## job 1975
## top_module
module top_module(
    input wire clk,
    input wire rst,
    input wire spi_mosi,
    input wire spi_cs_n,
    input wire mic_data_1,
    input wire mic_data_2,
    output wire [7:0] out,
    output wire pos,
    output wire neg
);
Size in the first run: ~3,100 cells after synthesis, about 680 flip-flops, ~16 I/O pins, ~27,000 µm² of cells after synthesis.
Settings: LEC_CHECK=0, ABC_AREA=1, CAP_MARGIN=20, CORE_MARGIN=2, CORE_UTILIZATION=72, CTS_CLUSTER_SIZE=10, HOLD_SLACK_MARGIN=0.25, PLACE_DENSITY=0.36, SETUP_SLACK_MARGIN=0.16, SLEW_MARGIN=20; clock period 2.85 ns.
run.sh (not shown) runs the stock make flow with config.mk's settings and CLKGATE_MAP_FILE=.
Job 1975 did not stop at any stage, and its layout met the timing, DRC and antenna checks.
[inputs] job 2529 vs job 1975
Settings: CORE_UTILIZATION now 70, was 72; PLACE_DENSITY no longer set, was 0.36; HOLD_SLACK_MARGIN no longer set, was 0.25; SETUP_SLACK_MARGIN now -0.51, was 0.16; ABC_AREA no longer set, was 1; CTS_CLUSTER_SIZE no longer set, was 10; the clock period (ns, I/O delays scaled along) now 7.03, was 2.85.
[summary]
Job 2529 vs. job 1975: final area decreased 2.2%, count of clock-buffer cells in the layout increased 7.2%, cell-internal power decreased about 60%, unique cell type count in the Yosys netlist increased 48%.
Edits applied to the flow inputs when going from job 2529 to job 8358:
Settings: CORE_UTILIZATION changed from 70 to 68; SETUP_SLACK_MARGIN changed from -0.51 to 1.47; the clock period (ns, I/O delays scaled along) changed from 7.03 to 5.53.
## What came out
- On standard cell area after detailed placement, job 2529 tracks job 8358 almost exactly.
- The power share of the sequential group number comes out higher for job 2529 vs job 8358.
- Going from job 2529 to job 8358, register-to-register slack shrinks by 0.51 ns.
- Cmp job 8358 vs job 2529: sequential share of layout area lower in job 8358
- On job 8358: worst endpoint required time is 1.49 ns lower than what job 2529 gave.
- Per the comparison of job 8358 with job 2529, part of the cycle the worst path needs +1.3 points; wire length +1900 µm.
Here is what was changed in the inputs of job 8061 compared with job 8358.
Settings: CORE_UTILIZATION: 68 -> 16; SETUP_SLACK_MARGIN: 1.47 -> unset; the clock period (ns, I/O delays scaled along): 5.53 -> 5.06.
### Flow results
- Number of buffers inserted by post-CTS setup repair: job 8061 and job 8358 compared, lower one is job 8061
- [compare] base=job 8358 new=job 8061: design area +7.6%, die area +130,000 µm², hold slack -0.0041 ns.
- ~same arithmetic-cell share of the synthesized area counting full adders, half adders and majority gates in job 8061 and job 8358
- Between job 8061 and job 8358, it is job 8061 whose fmax is lower, by 9.9%.
- Summary — combinational cell fraction of total power, job 8061 relative to job 8358: lower, by 0.6 points.
- Job 8358 consumes less power than job 8061.
- Against job 8358, job 8061 comes in 100% higher on overall die height.
## Diff of input files: job 8306 against job 8061
Settings: an added ABC_AREA of 1; a change of CORE_UTILIZATION from 16 to 72; a change of the clock period (ns, I/O delays scaled along) from 5.06 to 3.06.
Findings:
Each of the runs, namely job 8061 and job 8306, reached the end of the flow and came out clean. The net switching fraction of the power number comes out higher for job 8061 vs job 8306. Compared with job 8061, job 8306 shows a lower growth of design area from synthesis to finish. Delta (job 8306 minus job 8061): post-layout utilization of the core saw an increase; post-synthesis adder-cell area fraction about even; total non-filler cell area in the finished layout shows a reduction of about 7%; net count after synthesis went up; synthesized cell count rose by 197. Looking at combinational power, job 8306 sits about 40% higher than job 8061 does. Job 8061 was routed with fewer vias than job 8306. The worst-path cell with the longest stage delay comes out sky130_fd_sc_hd__dfrtp_1 in one run and sky130_fd_sc_hd__or4_1 in the other, namely in job 8306 and job 8061 respectively. Job 8306 — clock network fraction of design power 0.3 points higher, job 8061 as reference. Wire length of the first global-routing pass in job 8306 vs job 8061: up 1.9%.

---

Starting RTL as in the previous note.
Settings: LEC_CHECK=0, CAP_MARGIN=20, CORE_MARGIN=2, CORE_UTILIZATION=72, CTS_CLUSTER_SIZE=51, HOLD_SLACK_MARGIN=-0.04, PLACE_DENSITY_LB_ADDON=0.01, SETUP_SLACK_MARGIN=1.19, SLEW_MARGIN=20; clock period 4.12 ns.
Rerun with:
--- a/flow/config.mk
+++ b/flow/config.mk
@@ -11,4 +11,2 @@
-export CTS_CLUSTER_SIZE = 51
-export HOLD_SLACK_MARGIN = -0.04
-export PLACE_DENSITY_LB_ADDON = 0.01
-export SETUP_SLACK_MARGIN = 1.19
+export HOLD_SLACK_MARGIN = -0.08
+export SETUP_SLACK_MARGIN = 0.68
==> flow/constraint.sdc (replaced) <==
create_clock -name core_clock -period 2.81 [get_ports {clk}]
set_input_delay 0.5620 -clock core_clock [delete_from_list [all_inputs] [get_ports {clk}]]
set_output_delay 0.5620 -clock core_clock [all_outputs]
set_load 0.01 [all_outputs]
=> Now the flow finished but failed the layout checks on setup timing. Sequential share of layout area went down by 2.9 points. Synthesized area does not change. Clock skew hardly moves. Final cell count goes up by 2.7%. Design area increases by 5.6%. Die area does not change. Power rises by 65%. Setup slack loses 1300 ps. Non-clock buffer count goes up by 101. Count of clock-buffer cells in the layout decreases by 8.
Rerun with:
--- a/flow/config.mk
+++ b/flow/config.mk
@@ -10,3 +10,2 @@
-export CORE_UTILIZATION = 72
-export HOLD_SLACK_MARGIN = -0.08
-export SETUP_SLACK_MARGIN = 0.68
+export CORE_UTILIZATION = 40
+export SETUP_SLACK_MARGIN = 1.25
==> flow/constraint.sdc (replaced) <==
create_clock -name core_clock -period 5.06 [get_ports {clk}]
set_input_delay 1.0120 -clock core_clock [delete_from_list [all_inputs] [get_ports {clk}]]
set_output_delay 1.0120 -clock core_clock [all_outputs]
set_load 0.01 [all_outputs]
What happened: The new run passed the timing, DRC and antenna checks. Setup slack gains 2200 ps. Clock power fell by well over a third. Clock-buffer cell count rose by 8. Core utilization fell by 41 points.
Rerun with:
--- a/flow/config.mk
+++ b/flow/config.mk
@@ -7,0 +8 @@
+export ABC_AREA = 1
@@ -10,2 +11,4 @@
-export CORE_UTILIZATION = 40
-export SETUP_SLACK_MARGIN = 1.25
+export CORE_UTILIZATION = 72
+export HOLD_SLACK_MARGIN = 0.27
+export PLACE_DENSITY = 0.35
+export SETUP_SLACK_MARGIN = 0.25
==> flow/constraint.sdc (replaced) <==
create_clock -name core_clock -period 2.82 [get_ports {clk}]
set_input_delay 0.5640 -clock core_clock [delete_from_list [all_inputs] [get_ports {clk}]]
set_output_delay 0.5640 -clock core_clock [all_outputs]
set_load 0.01 [all_outputs]
Outcome: The new run completed without violations; non-clock buffer count goes up by 60; wire length goes up by 24%; combinational power goes up by 83%; die area goes down by 44%; cell area goes down by 0.41%; first-iteration DRC count goes up by 4.1%; worst setup slack is worse by 1100 ps; via count goes up by 12%; global-route usage goes up by 14 points.
Rerun with:
--- a/flow/config.mk
+++ b/flow/config.mk
@@ -8 +7,0 @@
-export ABC_AREA = 1
@@ -12,3 +11,2 @@
-export HOLD_SLACK_MARGIN = 0.27
-export PLACE_DENSITY = 0.35
-export SETUP_SLACK_MARGIN = 0.25
+export PLACE_DENSITY_LB_ADDON = 0.01
+export SETUP_SLACK_MARGIN = 1.19
==> flow/constraint.sdc (replaced) <==
create_clock -name core_clock -period 4.12 [get_ports {clk}]
set_input_delay 0.8240 -clock core_clock [delete_from_list [all_inputs] [get_ports {clk}]]
set_output_delay 0.8240 -clock core_clock [all_outputs]
set_load 0.01 [all_outputs]
Final cell count goes down by a few percent.
Clock-buffer cell count goes up by 9.
Setup slack is better by 180 ps.
Register-to-register slack is better by 180 ps.
Flip-flop count is unchanged.
Final area goes down slightly.
Maximum frequency goes down by a quarter to a third.
Clock power goes down by a quarter to a third.
Sequential power goes down by a quarter to a third.
Non-clock buffer count goes down by 46.
Rerun with:
--- a/flow/config.mk
+++ b/flow/config.mk
@@ -10,0 +11 @@
+export CTS_CLUSTER_DIAMETER = 89
@@ -12 +13 @@
-export SETUP_SLACK_MARGIN = 1.19
+export SETUP_SLACK_MARGIN = 0.67
==> flow/constraint.sdc (replaced) <==
create_clock -name core_clock -period 2.87 [get_ports {clk}]
set_input_delay 0.5740 -clock core_clock [delete_from_list [all_inputs] [get_ports {clk}]]
set_output_delay 0.5740 -clock core_clock [all_outputs]
set_load 0.01 [all_outputs]
Now the flow finished but failed the layout checks on setup timing.
Setup slack loses 1400 ps.
Register-to-register slack loses 1400 ps.
Clock skew grows by 31 ps.
Fmax fell by a few percent.
Clock power went up by well over a third.

---

run A:
top_module again, from the RTL that the note above started with.
## top_module
module top_module(
    input wire clk,
    input wire rst,
    input wire spi_mosi,
    input wire spi_cs_n,
    input wire mic_data_1,
    input wire mic_data_2,
    output wire [7:0] out,
    output wire pos,
    output wire neg
);
wire [7:0] addr;
wire [7:0] value;
wire wr_en = 1;
wire rd_en = 1;
wire [7:0] mem_out;
wire [7:0] decimation_ratio;
wire dec_data_1;
wire dec_data_2;
wire dec_clk;
wire [7:0] filter_length;
wire [7:0] filter_out;
wire [15:0] capture_reg;
wire dummy;
wire dummy2;
wire corr_dec_en;
assign addr = capture_reg[15:8];
assign value = capture_reg[7:0];
    spi_port u_spi_port(
        .clk(clk),
        .rst_n(!rst),
        .spi_clk(clk),
        .spi_mosi(spi_mosi),
        .spi_miso(dummy),
        .spi_cs_n(spi_cs_n),
        .capture_reg(capture_reg)
    );
    config_memory u_memory(
        .clk(clk),            
        .rst_n(!rst),          
        .addr(addr),     
        .data_in(value),  
        .wr_en(wr_en),          
        .rd_en(rd_en),          
        .data_out(mem_out) 
    );
    demux1to2 u_demux1to2(
        .clk(clk),
        .rst_n(!rst),
        .sel(addr),
        .d(mem_out),
        .a(decimation_ratio),  
        .b(filter_length)
    );
    decimator u_decimator_1(
        .clk(clk),              
        .rst(rst),              
        .decimation_ratio(decimation_ratio),
        .data(mic_data_1),             
        .out(dec_data_1),              
        .dec_clk(dec_clk)           
    );
    decimator u_decimator_2(
        .clk(clk),              
        .rst(rst),              
        .decimation_ratio(decimation_ratio),
        .data(mic_data_2),             
        .out(dec_data_2),              
        .dec_clk(dummy2)           
    );
    buffer u_buffer(
        .clk(clk),         
        .rst(rst),         
        .en(corr_dec_en),
        .data_1(dec_data_1),        
        .data_2(dec_data_2),        
        .length(filter_length),
        .corr(out),
        .pos(pos),
        .neg(neg)   
    );
reg dec_clk_q;
always @(posedge clk or posedge rst) begin
    if (rst) dec_clk_q <= 1'b0;
    else dec_clk_q <= dec_clk;
end
assign corr_dec_en = (decimation_ratio == 8'b1) | (dec_clk & ~dec_clk_q);
endmodule
export LEC_CHECK = 0
export CAP_MARGIN = 20
export CORE_MARGIN = 2
export CORE_UTILIZATION = 72
export CTS_CLUSTER_DIAMETER = 355
export CTS_CLUSTER_SIZE = 29
export GPL_ROUTABILITY_DRIVEN = 0
export MAX_ROUTING_LAYER = met5
export MIN_ROUTING_LAYER = met1
export SLEW_MARGIN = 20
create_clock -name core_clock -period 3.13 [get_ports {clk}]
Final checks on run A, whose flow otherwise completed, came back failing, citing negative setup slack.
> inputs changed (run A -> run B)
Settings: CTS_CLUSTER_SIZE changed from 29 to 10; CTS_CLUSTER_DIAMETER changed from 355 to 393; ABC_AREA newly set to 1; GPL_ROUTABILITY_DRIVEN removed (was 0); MAX_ROUTING_LAYER removed (was met5); MIN_ROUTING_LAYER removed (was met1); the clock period (ns, I/O delays scaled along) changed from 3.13 to 2.81.
==> results <==
Although it ran to completion, run B produced a layout that fails the final checks because of negative setup slack.
Sum of routed wire length over all layers: run B vs run A up 19%
Of the two candidates, run A has the better worst hold slack and run B the worse one.
Comparing total power after layout for run B and run A, the smaller number came from run A.
Modified inputs, run C compared to run B
Settings: PLACE_DENSITY: unset -> 0.36; CTS_CLUSTER_SIZE: 10 -> unset; SETUP_SLACK_MARGIN: unset -> 0.16; CTS_CLUSTER_DIAMETER: 393 -> unset; the clock period (ns, I/O delays scaled along): 2.81 -> 2.85.
Findings:
- Summary of run B and run C: one run falls short of a clean finish, namely run B.
- Although run B finished all stages, its layout failed final checks on negative setup slack.
- The clock network contribution to total cell area in run C sits 0.26 points above the value recorded for run B.
- The count of input and output buffers on run B is in line with that on run C.
- Comparing run C and run B, the lower number of cells on the worst reg-to-reg path is on run C.
- Fmax: run C higher than run B
- Run C does better than run B on switching power of the nets.
- Diff run B -> run C | worst hold slack | increase of 0.010 ns
- Data arrival time of the worst path, run C and run B: smaller value in run C
- Run C vs. run B: non-clock buffer contribution to total cell area comparable, design area now smaller.
[inputs] run D vs run C
Settings: a change of CORE_UTILIZATION from 72 to 40; a deleted SETUP_SLACK_MARGIN that had been 0.16; a deleted PLACE_DENSITY that had been 0.36; a deleted ABC_AREA that had been 1; a change of the clock period (ns, I/O delays scaled along) from 2.85 to 5.06.
[summary]
Diff run C..run D | insertion delay at the late pin of the worst-skew pair | negligible
Run C → run D: sequential share of cell area lower, detailed route wirelength on metal2 went down by 21%.
A classification of the worst-slack hold path of primary input to async pin is what run C shows, while flip-flop to flip-flop belongs to run D.
Routed length per placed instance, run D vs run C: down by more than 10%
Looking at final area across run D and run C, the one that comes out lower is run C.
Compare run D and run C | area reported by Yosys stat lower: run C
No activity file was given, so power comes from the tool's default toggle rates.
